==> run Y <==
// SIMD
module SIMD(clk,rst,opcode,funct3,funct7,rd_data1,rd_data2,rd_data3,w_add,immed,instrc_add,wr_add,wr_data );
clock: 6.41 ns
lec_check: 0
abc_area: 1
cap_margin: 20
core_margin: 2
core_utilization: 58
cts_cluster_diameter: 188
cts_cluster_size: 100
slew_margin: 20
tns_end_percent: 20
run.sh (not shown) runs the stock make flow with config.mk's settings and CLKGATE_MAP_FILE=.
==> run F (differences from run Y) <==
==> flow/config.mk (replaced) <==
export PLATFORM = sky130hd
export DESIGN_NAME = SIMD
export DESIGN_NICKNAME = SIMD
export VERILOG_FILES = /design/flow/design.v
export SDC_FILE = /design/flow/constraint.sdc
export NUM_CORES = 4
export LEC_CHECK = 0
export CAP_MARGIN = 20
export CORE_MARGIN = 2
export CORE_UTILIZATION = 40
export SETUP_SLACK_MARGIN = 0.94
export SLEW_MARGIN = 20
==> flow/constraint.sdc (replaced) <==
create_clock -name core_clock -period 10.6 [get_ports {clk}]
set_input_delay 2.1200 -clock core_clock [delete_from_list [all_inputs] [get_ports {clk}]]
set_output_delay 2.1200 -clock core_clock [all_outputs]
set_load 0.01 [all_outputs]
==> run X (differences from run Y) <==
==> flow/config.mk (replaced) <==
export PLATFORM = sky130hd
export DESIGN_NAME = SIMD
export DESIGN_NICKNAME = SIMD
export VERILOG_FILES = /design/flow/design.v
export SDC_FILE = /design/flow/constraint.sdc
export NUM_CORES = 4
export LEC_CHECK = 0
export CAP_MARGIN = 20
export CORE_MARGIN = 2
export CORE_UTILIZATION = 52
export CTS_CLUSTER_SIZE = 95
export SLEW_MARGIN = 20
==> flow/constraint.sdc (replaced) <==
create_clock -name core_clock -period 9.01 [get_ports {clk}]
set_input_delay 1.8020 -clock core_clock [delete_from_list [all_inputs] [get_ports {clk}]]
set_output_delay 1.8020 -clock core_clock [all_outputs]
set_load 0.01 [all_outputs]
==> comparison table <==
metric	run F	run Y	run X
Combinational Power	3440 uW	7930 uW	4770 uW
Count of inserted tapcells	1070	773	846
# fillers	8185	4324	5573
Relative contribution of the clock network to total power	0.081	0.065	0.073
Multi-input logic portion of the cell area	0.7459	0.6467	0.6888
Required time of the worst setup path	8480 ps	5130 ps	7210 ps
Status	finished clean	complete, but fails checks	complete, but fails checks
Layout check failures	-	negative setup slack	negative setup slack
Sequential logic power	363 uW	581 uW	426 uW
Number of gates resized after CTS	223	349	215
Synth Cell Area	0.03308 sq mm	0.03473 sq mm	0.03308 sq mm
Power, Total	4137 uW	9093 uW	5609 uW
Starting DRT DRC Count	2652	4019	3131
Sw power	2234 uW	4811 uW	2922 uW
Number of placed cells counting well taps	5090	6400	5287
Post-detailed-placement cell area	0.03614 sq mm	0.04322 sq mm	0.03943 sq mm
Post-DP HPWL	110600 microns	121800 microns	115200 microns
Final-layout worst hold slack	488.7 ps	476.7 ps	474.6 ps
Synthesized instance count	3901	4800	3901
Total GRT Usage	0.3158	0.4724	0.4153
Post-CTS clock slew at the launch and capture registers of the worst setup and hold paths	80 ps	80 ps	90 ps
Antenna violations before repair	6	4	7
Area share, top type	0.3588	0.3419	0.3588
Global routing met2 resource utilization	0.5027	0.7129	0.6341
Data arrival at the endpoint of the critical path	7730 ps	7250 ps	7800 ps
Iteration count of the initial detailed-routing pass	6	12	6
Chip area	0.08503 sq mm	0.06184 sq mm	0.06566 sq mm

* * *

==> run a <==
==> flow/design.v <==
`timescale 1ns/1ps
module SIMD(clk,rst,opcode,funct3,funct7,rd_data1,rd_data2,rd_data3,w_add,immed,instrc_add,wr_add,wr_data );
input clk;   
input rst;   
input [6:0] opcode;  
input [2:0] funct3;  
input [6:0] funct7;  
input [15:0] rd_data1;   
input [15:0] rd_data2;   
input [15:0] rd_data3;   
input [4:0] w_add;   
input [11:0] immed;  
output [6:0]instrc_add;
output [4:0] wr_add;     
output [15:0] wr_data;   
wire [1:0]mode;
reg [12:0]op;
wire [3:0]scr_r;
wire scr;
wire [2:0]op_r;
wire [1:0]mac_hl;
wire [15:0]sig_ex;
wire [6:0]n_instrc_add;
wire [1:0]alu_mode;
wire [12:0]alu_op;
wire alu_scr;
wire signed[15:0]source1;
wire [15:0]data2;
wire signed[15:0]source3;
wire [15:0]exsig_data;
wire signed[15:0]source2;
wire signed[7:0]source1_8_1;
wire signed[7:0]source1_8_2;
wire signed[7:0]source2_8_1;
wire signed[7:0]source2_8_2;
wire signed[7:0]source3_8_1;
wire signed[7:0]source3_8_2;
wire signed[3:0]source1_4_1;
wire signed[3:0]source1_4_2;
wire signed[3:0]source1_4_3;
wire signed[3:0]source1_4_4;
wire signed[3:0]source2_4_1;
wire signed[3:0]source2_4_2;
wire signed[3:0]source2_4_3;
wire signed[3:0]source2_4_4;
wire signed[3:0]source3_4_1;
wire signed[3:0]source3_4_2;
wire signed[3:0]source3_4_3;
wire signed[3:0]source3_4_4;
reg [15:0]result_reg;
reg [31:0]mul_reg;
reg[91:0] pip_reg;
reg [6:0] instrc_add;  
assign scr_r=opcode[3:0];
assign op_r=opcode[6:4];
assign mac_hl=funct7[1:0];
always @(posedge clk)
    begin
        if(!rst)
            instrc_add<=0;
        else
            instrc_add<=n_instrc_add;
    end
assign mode=(funct3==3'b001)? 2'b01:
            (funct3==3'b010)? 2'b10:
            (funct3==3'b100)? 2'b11:2'b00;
assign scr=(scr_r==4'b0011)? 1:0;
always @ (opcode or funct7 or mac_hl)
    begin
        case (opcode)
            7'b0111011:begin
                            case(funct7)
                                7'b0000000: op=13'b0000_0000_0000_1;  
                                7'b0100000: op=13'b0000_0000_0001_0;  
                                7'b1000001: op=13'b0000_0000_0010_0;  
                                7'b1000010: op=13'b0000_0000_0100_0;  
                                7'b0001000: op=13'b0000_0000_1000_0;  
                                7'b0010000: op=13'b0000_0001_0000_0;  
                                7'b0011000: op=13'b0000_0010_0000_0;  
                                7'b0110000: op=13'b0000_0100_0000_0;  
                                default:op=13'b0000_0000_0000_0;  
                            endcase
                        end
             7'b1001011:begin
                            case(mac_hl)
                                2'b01:op=13'b0000_1000_0000_0;  
                                2'b10:op=13'b0001_0000_0000_0;  
                                default:op=13'b0000_0000_0000_0;  
                            endcase
                        end
             7'b0100011:op=13'b0010_0000_0000_0;  
             7'b1100011:op=13'b0100_0000_0000_0;  
             7'b1010011:op=13'b1000_0000_0000_0;  
             default:op=13'b0000_0000_0000_0;  
        endcase                                   
    end
assign sig_ex={{4{immed[10]}},immed};
assign n_instrc_add=instrc_add+3'b100;
always @(posedge clk)
    begin
        if(!rst)
            pip_reg <=0;
        else
            begin
                pip_reg[1:0]<=mode;  
                pip_reg[14:2]<=op;  
                pip_reg[15]<=scr;  
                pip_reg[31:16]<= rd_data1;  
                pip_reg[47:32]<= rd_data2;  
                pip_reg[63:48]<= rd_data3;  
                pip_reg[68:64]<= w_add;  
                pip_reg[91:76]<= sig_ex; 
            end 
    end
assign alu_mode=pip_reg[1:0];
assign alu_op=pip_reg[14:2];
assign alu_scr=pip_reg[15];
assign source1=pip_reg[31:16];
assign data2=pip_reg[47:32];
assign source3=pip_reg[63:48];
assign wr_add=pip_reg[68:64];
assign exsig_data=pip_reg[91:76];
assign source2=(alu_scr==1'b0)? data2:exsig_data;
assign source1_8_1=source1[7:0];
assign source1_8_2=source1[15:8];
assign source2_8_1=source2[7:0];
assign source2_8_2=source2[15:8];
assign source3_8_1=source3[7:0];
assign source3_8_2=source3[15:8];
assign source1_4_1=source1[3:0];
assign source1_4_2=source1[7:4];
assign source1_4_3=source1[11:8];
assign source1_4_4=source1[15:12];
assign source2_4_1=source2[3:0];
assign source2_4_2=source2[7:4];
assign source2_4_3=source2[11:8];
assign source2_4_4=source2[15:12];
assign source3_4_1=source3[3:0];
assign source3_4_2=source3[7:4];
assign source3_4_3=source3[11:8];
assign source3_4_4=source3[15:12];
always @(alu_op or alu_mode or source1 or source2 or source3 or source1_8_1 or source1_8_2 or 
         source2_8_1 or source2_8_2 or source3_8_1 or source3_8_2 or source1_4_1 or source1_4_2 or
         source1_4_3 or source1_4_4 or source2_4_1 or source2_4_2 or source2_4_3 or source2_4_4 or
         source3_4_1 or source3_4_2 or source3_4_3 or source3_4_3 or source3_4_4)
    begin
        mul_reg=0;
        result_reg=0;
        case(alu_op)
           13'b0000_0000_0000_1:begin
                                    case(alu_mode)
                                        2'b01:result_reg=source1+source2;  
                                        2'b10:result_reg={source1_8_2+source2_8_2,source1_8_1+source2_8_1};  
                                        2'b11:result_reg={source1_4_4+source2_4_4,source1_4_3+source2_4_3,source1_4_2+source2_4_2,source1_4_1+source2_4_1};  
                                        default:result_reg=0;
                                    endcase
                                end
           13'b0000_0000_0001_0:begin
                                    case(alu_mode)
                                        2'b01:result_reg=source1-source2;  
                                        2'b10:result_reg={source1_8_2-source2_8_2,source1_8_1-source2_8_1};  
                                        2'b11:result_reg={source1_4_4-source2_4_4,source1_4_3-source2_4_3,source1_4_2-source2_4_2,source1_4_1-source2_4_1};  
                                        default:result_reg=0;                       
                                    endcase
                                end
           13'b0000_0000_0010_0:begin
                                    case(alu_mode)
                                        2'b01:begin
                                                mul_reg=source1*source2;  
                                                result_reg=mul_reg[15:0];  
                                              end
                                        2'b10:begin
                                                mul_reg[15:0]=source1_8_1*source2_8_1;  
                                                mul_reg[31:16]=source1_8_2*source2_8_2;
                                                result_reg={mul_reg[23:16],mul_reg[7:0]}; 
                                              end
                                        2'b11:begin
                                                mul_reg[7:0]=source1_4_1*source2_4_1;  
                                                mul_reg[15:8]=source1_4_2*source2_4_2;
                                                mul_reg[23:16]=source1_4_3*source2_4_3;
                                                mul_reg[31:24]=source1_4_4*source2_4_4;
                                                result_reg={mul_reg[27:24],mul_reg[19:16],mul_reg[11:8],mul_reg[3:0]}; 
                                              end
                                        default:begin
                                                    result_reg=0;
                                                    mul_reg=0;
                                                end
                                    endcase
                                end
           13'b0000_0000_0100_0:begin
                                    case(alu_mode)
                                        2'b01:begin 
                                                mul_reg=source1*source2;  
                                                result_reg=mul_reg[31:16];  
                                              end
                                        2'b10:begin
                                                mul_reg[15:0]=source1_8_1*source2_8_1;  
                                                mul_reg[31:16]=source1_8_2*source2_8_2;
                                                result_reg={mul_reg[31:24],mul_reg[15:8]}; 
                                              end
                                        2'b11:begin
                                                mul_reg[7:0]=source1_4_1*source2_4_1;  
                                                mul_reg[15:8]=source1_4_2*source2_4_2;
                                                mul_reg[23:16]=source1_4_3*source2_4_3;
                                                mul_reg[31:24]=source1_4_4*source2_4_4;
                                                result_reg={mul_reg[31:28],mul_reg[23:20],mul_reg[15:12],mul_reg[7:4]}; 
                                              end
                                        default:begin
                                                    result_reg=0;
                                                    mul_reg=0;
                                                end
                                    endcase
                                end
           13'b0000_0000_1000_0:result_reg=source1&source2;  
           13'b0000_0001_0000_0:result_reg=source1|source2;  
           13'b0000_0010_0000_0:result_reg=source1^source2;  
           13'b0000_0100_0000_0:result_reg=~source1;  
           13'b0000_1000_0000_0:begin
                                    case(alu_mode)
                                        2'b01:begin
                                                mul_reg=source1*source2+{{16{1'b0}},source3};  
                                                result_reg=mul_reg[15:0];  
                                              end
                                        2'b10:begin
                                                mul_reg[15:0]=source1_8_1*source2_8_1+{{8{1'b0}},source3_8_1};  
                                                mul_reg[31:16]=source1_8_2*source2_8_2+{{8{1'b0}},source3_8_2};
                                                result_reg={mul_reg[23:16],mul_reg[7:0]}; 
                                              end
                                        2'b11:begin
                                                mul_reg[7:0]=source1_4_1*source2_4_1+{{4{1'b0}},source3_4_1};  
                                                mul_reg[15:8]=source1_4_2*source2_4_2+{{4{1'b0}},source3_4_2};
                                                mul_reg[23:16]=source1_4_3*source2_4_3+{{4{1'b0}},source3_4_3};
                                                mul_reg[31:24]=source1_4_4*source2_4_4+{{4{1'b0}},source3_4_4};
                                                result_reg={mul_reg[27:24],mul_reg[19:16],mul_reg[11:8],mul_reg[3:0]}; 
                                              end
                                        default:begin
                                                    result_reg=0;
                                                    mul_reg=0;
                                                end
                                    endcase
                                end
           13'b0001_0000_0000_0:begin
                                    case(alu_mode)
                                        2'b01:begin
                                                mul_reg=source1*source2+{{16{1'b0}},source3};  
                                                result_reg=mul_reg[31:16];  
                                              end
                                        2'b10:begin
                                                mul_reg[15:0]=source1_8_1*source2_8_1+{{8{1'b0}},source3_8_1};  
                                                mul_reg[31:16]=source1_8_2*source2_8_2+{{8{1'b0}},source3_8_2};
                                                result_reg={mul_reg[31:24],mul_reg[15:8]}; 
                                              end
                                        2'b11:begin
                                                mul_reg[7:0]=source1_4_1*source2_4_1+{{4{1'b0}},source3_4_1};  
                                                mul_reg[15:8]=source1_4_2*source2_4_2+{{4{1'b0}},source3_4_2};
                                                mul_reg[23:16]=source1_4_3*source2_4_3+{{4{1'b0}},source3_4_3};
                                                mul_reg[31:24]=source1_4_4*source2_4_4+{{4{1'b0}},source3_4_4};
                                                result_reg={mul_reg[31:28],mul_reg[23:20],mul_reg[15:12],mul_reg[7:4]}; 
                                              end
                                        default:begin
                                                    result_reg=0;
                                                    mul_reg=0;
                                                end                                    
                                    endcase
                                end
           13'b0010_0000_0000_0:result_reg=(source1<<source2);  
           13'b0100_0000_0000_0:result_reg=(source1>>source2);  
           13'b1000_0000_0000_0:result_reg=(source1<<<source2);  
           default:result_reg=0;
        endcase
    end
assign wr_data=result_reg;
endmodule
==> flow/run.sh <==
#!/bin/bash
# the make line also repeats each setting of config.mk as NAME=value (left out here)
make -C /OpenROAD-flow-scripts/flow DESIGN_CONFIG=/design/flow/config.mk WORK_HOME=/design/flow/orfs CLKGATE_MAP_FILE= finish
==> flow/config.mk <==
export PLATFORM = sky130hd
export DESIGN_NAME = SIMD
export DESIGN_NICKNAME = SIMD
export VERILOG_FILES = /design/flow/design.v
export SDC_FILE = /design/flow/constraint.sdc
export NUM_CORES = 4
export LEC_CHECK = 0
export CAP_MARGIN = 20
export CORE_MARGIN = 7
export CORE_UTILIZATION = 58
export CTS_CLUSTER_DIAMETER = 379
export CTS_CLUSTER_SIZE = 99
export GPL_TIMING_DRIVEN = 0
export PLACE_DENSITY = 0.81
export SETUP_SLACK_MARGIN = 0.7
export SLEW_MARGIN = 20
==> flow/constraint.sdc <==
create_clock -name core_clock -period 18.5 [get_ports {clk}]
set_input_delay 3.7000 -clock core_clock [delete_from_list [all_inputs] [get_ports {clk}]]
set_output_delay 3.7000 -clock core_clock [all_outputs]
set_load 0.01 [all_outputs]
==> run b (differences from run a) <==
Settings changed: CORE_MARGIN 7 to 2, CORE_UTILIZATION 58 to 65, CTS_CLUSTER_DIAMETER 379 to not set, CTS_CLUSTER_SIZE 99 to not set, GPL_TIMING_DRIVEN 0 to not set, MAX_ROUTING_LAYER set to met4, PLACE_DENSITY 0.81 to not set, SETUP_SLACK_MARGIN 0.7 to not set, SLEW_MARGIN 20 to 30.
==> flow/constraint.sdc (replaced) <==
create_clock -name core_clock -period 8.77 [get_ports {clk}]
set_input_delay 1.7540 -clock core_clock [delete_from_list [all_inputs] [get_ports {clk}]]
set_output_delay 1.7540 -clock core_clock [all_outputs]
set_load 0.01 [all_outputs]
==> GITHUB_STEP_SUMMARY <==
### Metrics collected by this job

| Metric | Value |
|---|---|
| Status | complete, but fails checks |
| SO Faults | setup timing |
| Post-placement worst setup slack | -0.814 ns |
| Internal portion of total power | approximately 0.0028 W |
| End point of the critical path | wr_data[7] |
| Layout overhead on the synthesized area | 24.6% |
| First DRT Iteration DRCs | roughly 5100 |
| Fin worst setup slack | -0.783 ns |
| Maximum number of pins on one net before global-route repair | about 77 |
| Min Clock Period, post-route | ~9.6 ns |
| # setup viols final | 16 |
| Logic power comb | a little over 0.005 W |
The numbers above come from run b.

==> GITHUB_STEP_SUMMARY <==
### Metrics collected by this job

| Metric | Value |
|---|---|
| Status | no timing/DRC/antenna violations |
| Min Clock Period, post-route | between 15 and 20 ns |
| Logic power comb | around 0.0017 W |
| Static Leakage | between 15 and 20 nW |
| Maximum number of pins on one net before global-route repair | 19 |
| Fin worst setup slack | around 2.6 ns |
| Layout overhead on the synthesized area | 7.57% |
| Internal portion of total power | 0.000905 W |
| First DRT Iteration DRCs | roughly 4000 |
| Post-placement worst setup slack | ~3.6 ns |
| End point of the critical path | wr_data[0] |
The numbers above come from run a.

Power and IR drop assume default switching activity.
